== job 6287 ==
## CONNECTED
module CONNECTED
    (
    input clk, rst,
    input [31:0] mem_rdata,
    output [31:0] mem_addr, mem_wdata,
    output mem_we, mem_re
    );
    wire pc_sel, pc_write_cond, pc_write, I_or_D, mem_read, mem_write,
        mem_to_reg, IR_write, reg_write, alu_zero_out, and_or;
    wire [3:0] alu_ctl;
    wire [31:0] read_data1, read_data2, write_data, imm_out_val, alu_input_A,
        alu_input_B, alu_out_signal, read_mem_data, pc_in, mem_address;
    wire [1:0] pc_src, alu_op, alu_src_B, alu_src_A;
    reg [31:0] pc_out, pc_old, instruction, mem_data_reg, A, B, ALUOut;
    MUX2x1 mux_I_or_D(I_or_D, pc_out, ALUOut, mem_address);
    assign mem_addr = mem_address;
    assign mem_wdata = B;
    assign mem_we = mem_write;
    assign mem_re = mem_read;
    assign read_mem_data = mem_rdata;
    MUX2x1 mux_mem_to_reg(mem_to_reg, ALUOut, mem_data_reg, write_data);
    REGISTER_FILE register_file(instruction[19:15], instruction[24:20], instruction[11:7], write_data, 
        rst, clk , reg_write, read_data1, read_data2);
    IMM_GEN imm_gen(imm_out_val, instruction);
    MUX3x1 mux_alu_input_A(alu_src_A, pc_out, A, pc_old, alu_input_A);
    MUX3x1 mux_alu_input_B(alu_src_B, B, 32'h4, imm_out_val, alu_input_B);
    ALU alu(alu_out_signal, alu_zero_out,alu_input_A, alu_input_B, alu_ctl);
    MUX2x1 muxPCSource(pc_src[0], alu_out_signal, ALUOut, pc_in);
    and(and_or, alu_zero_out, pc_write_cond);
  ...
Size: ~100 I/O pins.
clock: 5.55 ns
lec_check: 0
cap_margin: 20
core_margin: 2
core_utilization: 66
setup_slack_margin: 1.42
slew_margin: 20
run.sh (not shown) runs the stock make flow with config.mk's settings and CLKGATE_MAP_FILE=.
Relative to job 6287, the following input files were edited for job 1958:
Settings: PLACE_DENSITY newly set to 0.6; SETUP_SLACK_MARGIN removed (was 1.42); CORE_UTILIZATION changed from 66 to 70; CTS_CLUSTER_SIZE newly set to 42; the clock period (ns, I/O delays scaled along) changed from 5.55 to 4.6.
Notes after the runs:
Job 1958 never completed; the flow aborted with a tool error in 5_1_grt.
Pre-CTS setup slack ends up higher on job 6287.
The higher total placed instance area came out of job 1958.
Side by side, number of placed cells counting well taps turned out higher in job 1958 than in job 6287.
Against job 6287, job 1958 reports a vertical die size that is lower.
Sort job 1958 and job 6287 by die area asc -> top: job 1958
Width of the die | job 1958 below job 6287
As far as share of synthesized registers carrying an async set or reset goes, job 1958 and job 6287 are indistinguishable; the numbers are identical.
For job 1541, these inputs were changed with respect to job 1958:
Settings: removing PLACE_DENSITY (formerly 0.6); setting PLACE_DENSITY_LB_ADDON to 0.18 for the first time; changing SLEW_MARGIN from 20 to 0; removing CTS_CLUSTER_SIZE (formerly 42); setting HOLD_SLACK_MARGIN to 0.27 for the first time; setting GPL_TIMING_DRIVEN to 0 for the first time; setting GPL_ROUTABILITY_DRIVEN to 1 for the first time; changing CORE_MARGIN from 2 to 10; setting CORE_ASPECT_RATIO to 1.96 for the first time; setting CELL_PAD_IN_SITES_GLOBAL_PLACEMENT to 3 for the first time; changing CAP_MARGIN from 20 to 25; setting SETUP_SLACK_MARGIN to 0.44 for the first time; changing CORE_UTILIZATION from 70 to 38; setting ABC_AREA to 1 for the first time; changing the clock period (ns, I/O delays scaled along) from 4.6 to 6.99.
[summary]
Job 1958 → job 1541: count of buffers added by post-CTS timing repair for setup now sits lower, core area saw an increase, cell resize tally after clock tree synthesis now smaller, post-placement cell count saw an increase, multiplexer share of the synthesized area went down 22 points.
Comparing fraction of synthesized cell area in xor and xnor cells for job 1958 and job 1541, the smaller number came from job 1541.
Synthesized cell count (job 1541 / job 1958): 1.5
Row mean instance size in the synthesized netlist: job 1541 lower / job 1958 higher
Compared with job 1958, in job 1541 floorplan die width went up; summed instance area of the synthesized netlist went up.
Job 1541: PASS, flow complete, no timing, DRC or antenna violations
Input changes introduced in job 299 (baseline for comparison: job 1541):
Settings: removing HOLD_SLACK_MARGIN (formerly 0.27); setting CTS_CLUSTER_SIZE to 99 for the first time; removing GPL_ROUTABILITY_DRIVEN (formerly 1); removing CELL_PAD_IN_SITES_GLOBAL_PLACEMENT (formerly 3); changing CORE_UTILIZATION from 38 to 72; changing SLEW_MARGIN from 0 to 20; changing CORE_MARGIN from 10 to 2; setting PLACE_DENSITY to 0.38 for the first time; removing SETUP_SLACK_MARGIN (formerly 0.44); removing CORE_ASPECT_RATIO (formerly 1.96); setting TNS_END_PERCENT to 10 for the first time; removing PLACE_DENSITY_LB_ADDON (formerly 0.18); removing ABC_AREA (formerly 1); setting CTS_CLUSTER_DIAMETER to 376 for the first time; removing GPL_TIMING_DRIVEN (formerly 0); changing CAP_MARGIN from 25 to 20; changing the clock period (ns, I/O delays scaled along) from 6.99 to 4.15.
==> results <==
Job 299 failed in 5_1_grt with ODB-0269.
Compared with job 1541, job 299 shows a higher cell area after placement.
Compared with job 1541, in job 299 worst slack after detailed placement lower; synthesized area lower; number of distinct standard cells referenced by the synthesized netlist higher; adder and majority cell fraction of the synthesized area higher.
The total number of H-tree levels in job 299 sits 2 below the value recorded for job 1541.
Job 299 ended up with multiplexers as its main combinational cell family by area after synthesis; job 1541 ended up with simple AND/OR/NAND/NOR gates.
Changes observed in job 299 relative to job 1541: cell count after synthesis went down by 35%; XOR/XNOR share of the synthesized area climbed 0.49 points; number of placed instances with taps included shrank by about 35%; synthesized-area fraction occupied by ao, oa, aoi and oai cells went down by 12 points.

---

CONNECTED again, from the RTL that the note above started with.
==> flow/config.mk <==
export PLATFORM = sky130hd
export DESIGN_NAME = CONNECTED
export DESIGN_NICKNAME = CONNECTED
export VERILOG_FILES = /design/flow/design.v
export SDC_FILE = /design/flow/constraint.sdc
export NUM_CORES = 4
export LEC_CHECK = 0
export CAP_MARGIN = 20
export CORE_MARGIN = 2
export CORE_UTILIZATION = 66
export PLACE_DENSITY = 0.6
export SLEW_MARGIN = 20
==> flow/constraint.sdc <==
create_clock -name core_clock -period 7.18 [get_ports {clk}]
set_input_delay 1.4360 -clock core_clock [delete_from_list [all_inputs] [get_ports {clk}]]
set_output_delay 1.4360 -clock core_clock [all_outputs]
set_load 0.01 [all_outputs]
The starting point completed with no timing, DRC or antenna violations.
==> next run, changes <==
- CORE_UTILIZATION: 66 -> 32
- clock period: 7.18 -> 8.71 ns (I/O delays scaled with it)
Effect: Combinational power falls by 19%; design area rises by about 2.4%; non-clock buffer count falls by 13; sequential power falls by 18%; area after synthesis is unchanged; critical path depth rises by 4; power falls by about 18%; first-iteration DRC count falls by about 30%; routed wire length falls by 6.1%; sequential share of layout area falls by 1.1 points; fmax falls by 4.6%.
==> next run, changes <==
- ABC_AREA: unset -> 1
- CORE_UTILIZATION: 32 -> 40
- GPL_ROUTABILITY_DRIVEN: unset -> 0
- SLEW_MARGIN: 20 -> 0
- clock period: 8.71 -> 8.0 ns (I/O delays scaled with it)
Result: Design area climbs slightly; maximum frequency climbs by a few percent; via count climbs by a quarter to a third; power climbs by roughly a tenth; routed wire length climbs by about a fifth; die area drops by about a fifth; synthesized cell count climbs by well over a third; utilization climbs by 8.6 points; sequential cell count is unchanged; setup slack loses 300 ps; clock-buffer cell count drops by 4.

---

== v33 ==
The RTL this note starts from:
==> flow/design.v <==
module MUX2x1(input Sel, input [31:0] A, B, output [31:0] O);
    assign O = (Sel)? B:A;
endmodule
module MUX3x1(input [1:0] Sel, input [31:0] A, B, C, output [31:0] O);
    assign O = (Sel[1])? C:(Sel[0]? B:A);
endmodule
module ALU(out_sig, zero, a, b, alu_ct);
  output reg [31:0]out_sig;
  output zero;
  input [31:0]a;
  input [31:0]b;
  input [3:0]alu_ct;
  assign zero = (out_sig==0);
  always @ ( alu_ct, a, b) begin
	case ( alu_ct)
	0: out_sig <= a & b;  
	1: out_sig <= a | b;   
	2: out_sig <= a + b;  
	6: out_sig <= a - b;  
	default: out_sig <= 0;  
	endcase
   end
endmodule
module alu_control( ALUCtl, ALUOp, FuncCode);
   input [1:0] ALUOp;
   input [3:0] FuncCode;
   output reg [3:0]ALUCtl;
   always @ (ALUOp, FuncCode) begin
   if (ALUOp==2'b00)  
     ALUCtl <= 2;  
   else if(ALUOp==2'b01) 
       ALUCtl <= 6;  
   else if (ALUOp==2'b10)
      begin
      case(FuncCode)              
	   0: ALUCtl <= 2;  
	   8: ALUCtl <= 6;  
	   7: ALUCtl <= 0;  
	   6: ALUCtl <= 1;  
	   default: ALUCtl <=15;  
       endcase
      end
   else ALUCtl <=15;
   end
endmodule
module IMM_GEN(sign_ex_imm, inst);
   input [31:0]inst;
   output reg [31:0]sign_ex_imm;
   wire [6:0]opcode;
   assign opcode = inst[6:0]; 
   always @ (inst)
   begin
   case (opcode)
	7'd03: sign_ex_imm <= { {20{inst[31]}}, inst[31:20]}; 
	7'd35: sign_ex_imm  <= { {20{inst[31]}}, inst[31:25], inst[11:7]};  
	7'd99: sign_ex_imm  <= { {19{inst[31]}}, inst[31], inst[7],
                                    inst[30:25], inst[11:8], 1'b0}; 
	default: sign_ex_imm <= 32'b0;
   endcase
   end
endmodule
module REGISTER_FILE( input [4:0] Read_Reg1,
                      input [4:0] Read_Reg2,
                      input [4:0] Write_Reg,
                      input [31:0] Write_Data,
                      input Reset,
                      input Clk,
                      input RegWrite,
                      output [31:0] Read_Data1,
                      output [31:0] Read_Data2
                     );
reg [31:0] R [15:0];
integer ind;
assign Read_Data1 = (Read_Reg1[3:0] == 4'd0) ? 32'b0 : R[Read_Reg1[3:0]];
assign Read_Data2 = (Read_Reg2[3:0] == 4'd0) ? 32'b0 : R[Read_Reg2[3:0]];
always @(posedge Clk)
begin
    if (Reset == 1)
    begin
        for (ind = 0; ind < 16; ind = ind + 1)
            if (ind != 14)
                R[ind] <= 32'b0;
            else
                R[ind] <= 32'h1000;
    end
    else if (RegWrite == 1 && Write_Reg[3:0] != 4'd0)       
        R[Write_Reg[3:0]] <= Write_Data;
end
endmodule
module CONTROL(input [6:0] Opcode, input clk, rst, 
    output reg [1:0] PCSource, ALUOp, ALUSrcB, ALUSrcA,
    output reg PCWriteCond, PCWrite, IorD, MemRead, MemWrite,
        Mem2Reg, IRWrite, RegWrite);
    integer Step;
    always@(posedge clk)
    if(rst) begin 
        {PCSource, ALUOp, ALUSrcB,PCWriteCond, PCWrite, IorD, 
            MemRead, MemWrite, Mem2Reg, IRWrite, ALUSrcA, RegWrite} <= 0;
        Step <= 1;
    end
    else begin
        if (Step == 1)
	    begin
                PCSource <= 0;
                ALUOp <= 0;
                ALUSrcA <= 0;
                ALUSrcB <= 1;
                PCWriteCond <= 0;
                PCWrite <= 1;
                IorD <= 0;
                MemRead <= 1;
                MemWrite <= 0;
                Mem2Reg <= 0;
                IRWrite <= 1;
                RegWrite <= 0;
            end
        else if (Step == 2)
	    begin
                ALUSrcA <= 2;
                ALUSrcB <= 2;
                PCWrite <= 0;
                MemRead <= 0;
                IRWrite <= 0;
            end
        else if (Step == 3)
	    casex(Opcode[6:4])
                3'b0?0: begin
                    ALUSrcA <= 1;
                    ALUSrcB <= 2;
                    ALUOp <= 0;
                end
                3'b011: begin
                    ALUSrcA <= 1;
                    ALUSrcB <= 0;
                    ALUOp <= 2;
                end
                3'b110: begin
                    PCSource <= 1;
                    PCWriteCond <= 1;
                    ALUSrcA <= 1;
                    ALUSrcB <= 0;
                    ALUOp <= 1;
                end
            endcase
        else if (Step == 4)
	    begin
            PCWriteCond <= 0;
	    casex(Opcode[6:4])
                3'b000: begin
                    MemRead <= 1;
                    IorD <= 1;
                end
                3'b010: begin
                    MemWrite <= 1;
                    IorD <= 1;
                end
                3'b011: begin
                    RegWrite <= 1;
                    Mem2Reg <= 0;
                end
            endcase
            end
        else if (Step == 5)
	    begin
            MemWrite <= 0;
            RegWrite <= 0;
	    if(Opcode[6:4] == 3'b000) begin
                RegWrite <= 1;
                Mem2Reg <= 1;
            end
            end
        if (Step == 5) Step <= 1;
        else Step <= Step + 1;
    end
endmodule
module CONNECTED
    (
    input clk, rst,
    input [31:0] mem_rdata,
    output [31:0] mem_addr, mem_wdata,
    output mem_we, mem_re
    );
    wire pc_sel, pc_write_cond, pc_write, I_or_D, mem_read, mem_write,
        mem_to_reg, IR_write, reg_write, alu_zero_out, and_or;
    wire [3:0] alu_ctl;
    wire [31:0] read_data1, read_data2, write_data, imm_out_val, alu_input_A,
        alu_input_B, alu_out_signal, read_mem_data, pc_in, mem_address;
    wire [1:0] pc_src, alu_op, alu_src_B, alu_src_A;
    reg [31:0] pc_out, pc_old, instruction, mem_data_reg, A, B, ALUOut;
    MUX2x1 mux_I_or_D(I_or_D, pc_out, ALUOut, mem_address);
    assign mem_addr = mem_address;
    assign mem_wdata = B;
    assign mem_we = mem_write;
    assign mem_re = mem_read;
    assign read_mem_data = mem_rdata;
    MUX2x1 mux_mem_to_reg(mem_to_reg, ALUOut, mem_data_reg, write_data);
    REGISTER_FILE register_file(instruction[19:15], instruction[24:20], instruction[11:7], write_data, 
        rst, clk , reg_write, read_data1, read_data2);
    IMM_GEN imm_gen(imm_out_val, instruction);
    MUX3x1 mux_alu_input_A(alu_src_A, pc_out, A, pc_old, alu_input_A);
    MUX3x1 mux_alu_input_B(alu_src_B, B, 32'h4, imm_out_val, alu_input_B);
    ALU alu(alu_out_signal, alu_zero_out,alu_input_A, alu_input_B, alu_ctl);
    MUX2x1 muxPCSource(pc_src[0], alu_out_signal, ALUOut, pc_in);
    and(and_or, alu_zero_out, pc_write_cond);
    or(pc_sel, and_or, pc_write);
    CONTROL control(instruction[6:0], clk, rst, pc_src, alu_op, alu_src_B, alu_src_A,
        pc_write_cond, pc_write, I_or_D, mem_read, mem_write,
        mem_to_reg, IR_write, reg_write);
    alu_control aluControl(alu_ctl, alu_op, {instruction[30], instruction[14:12]});
    always@(posedge clk)
    if (rst) begin
        pc_out <= 0;
        pc_old <= 0;
        instruction <= 0;
        mem_data_reg <= 0;
        A <= 0;
        B <= 0;
        ALUOut <= 0;
    end
    else begin
        if(pc_sel) pc_out <= pc_in;
        if(IR_write) begin
            instruction <= read_mem_data;
            pc_old <= pc_out;
        end
        mem_data_reg <= read_mem_data;
        A <= read_data1;
        B <= read_data2;
        ALUOut <= alu_out_signal;
    end
endmodule
clock: 4.03 ns
lec_check: 0
abc_area: 1
cap_margin: 20
core_aspect_ratio: 0.51
core_margin: 4
core_utilization: 25
gpl_routability_driven: 0
gpl_timing_driven: 0
max_routing_layer: met4
place_density_lb_addon: 0.18
setup_slack_margin: -0.23
slew_margin: 20
Final checks on v33, whose flow otherwise completed, came back failing, citing setup timing.
For v37, these inputs were changed with respect to v33:
Settings: CTS_CLUSTER_DIAMETER now 29, previously not set; PLACE_DENSITY_LB_ADDON no longer set, was 0.18; SETUP_SLACK_MARGIN no longer set, was -0.23; CORE_UTILIZATION now 68, was 25; PLACE_DENSITY now 0.6, previously not set; GPL_ROUTABILITY_DRIVEN no longer set, was 0; CORE_ASPECT_RATIO no longer set, was 0.51; CTS_CLUSTER_SIZE now 21, previously not set; CORE_MARGIN now 2, was 4; GPL_TIMING_DRIVEN no longer set, was 0; MAX_ROUTING_LAYER no longer set, was met4; ABC_AREA no longer set, was 1; the clock period (ns, I/O delays scaled along) now 5.22, was 4.03.
Total die size in v37 is 64% below v33.
The run showing the smaller number of gates given a new drive strength after cts is v37.
In the tables for v33 and v37, cell area after technology mapping reads higher with v33.
Compared with v33, v37 shows a yosys stat cell total that is about 35% lower.
Tool error GRT-0232 stopped v37 during 5_1_grt; no final results.
The higher post-synthesis chip area from yosys of v33 and v37 is in v33.
Area of the core region: v37 vs v33 down 64%
### v37 -> v24
Settings: CORE_UTILIZATION: 68 -> 70; CTS_CLUSTER_DIAMETER: 29 -> unset; CTS_CLUSTER_SIZE: 21 -> 37; the clock period (ns, I/O delays scaled along): 5.22 -> 5.23.
Findings:
v24: it failed during 5_1_grt, and the tool reported GRT-0232.
v24 against v37: post-CTS repair timing setup buffer count increased 13, setup slack at placement now sits higher, count of placed standard cells including taps essentially unchanged, count of cells resized by post-cts repair decreased by 10 relative to the old numbers, die width lower.
Lower post-DP HPWL was reported by v37, not v24.
--- input diff v24..v35 ---
Settings: CORE_UTILIZATION: 70 -> 40; CTS_CLUSTER_SIZE: 37 -> unset; the clock period (ns, I/O delays scaled along): 5.23 -> 7.18.
## What came out
Changes observed in v35 relative to v24: synthesized cell count neither gained nor lost much, placer's final routability congestion estimate dropped 6.2%. Against v24, core area in v35 rose by more than half. Looking at die height, v35 sits 78 um higher than v24 does. Delta (v35 minus v24): H-tree depth reported by CTS flat, overall chip area has increased. Compared v35 vs v24, and post-DP HPWL is down in v35. No stage failed in v35, and the final checks on the layout all came back clean. Diff v24..v35 | post-synthesis sequential element count | unchanged.
--- input diff v35..v49 ---
Settings: a change of CORE_UTILIZATION from 40 to 57; a change of the clock period (ns, I/O delays scaled along) from 7.18 to 4.15.
## What came out
- STATUS run=v49 STAGES=ALL_DONE FINAL_CHECKS=FAILED CAUSE=setup timing
- Largest fanout of any net on the critical path: v49 vs v35 down 32
- Between v49 and v35, it is v49 whose worst setup slack is lower, by 1.59 ns.
- Comparing v35 and v49, the higher total power per unit cell area is on v49.
No activity file was given, so power comes from the tool's default toggle rates.
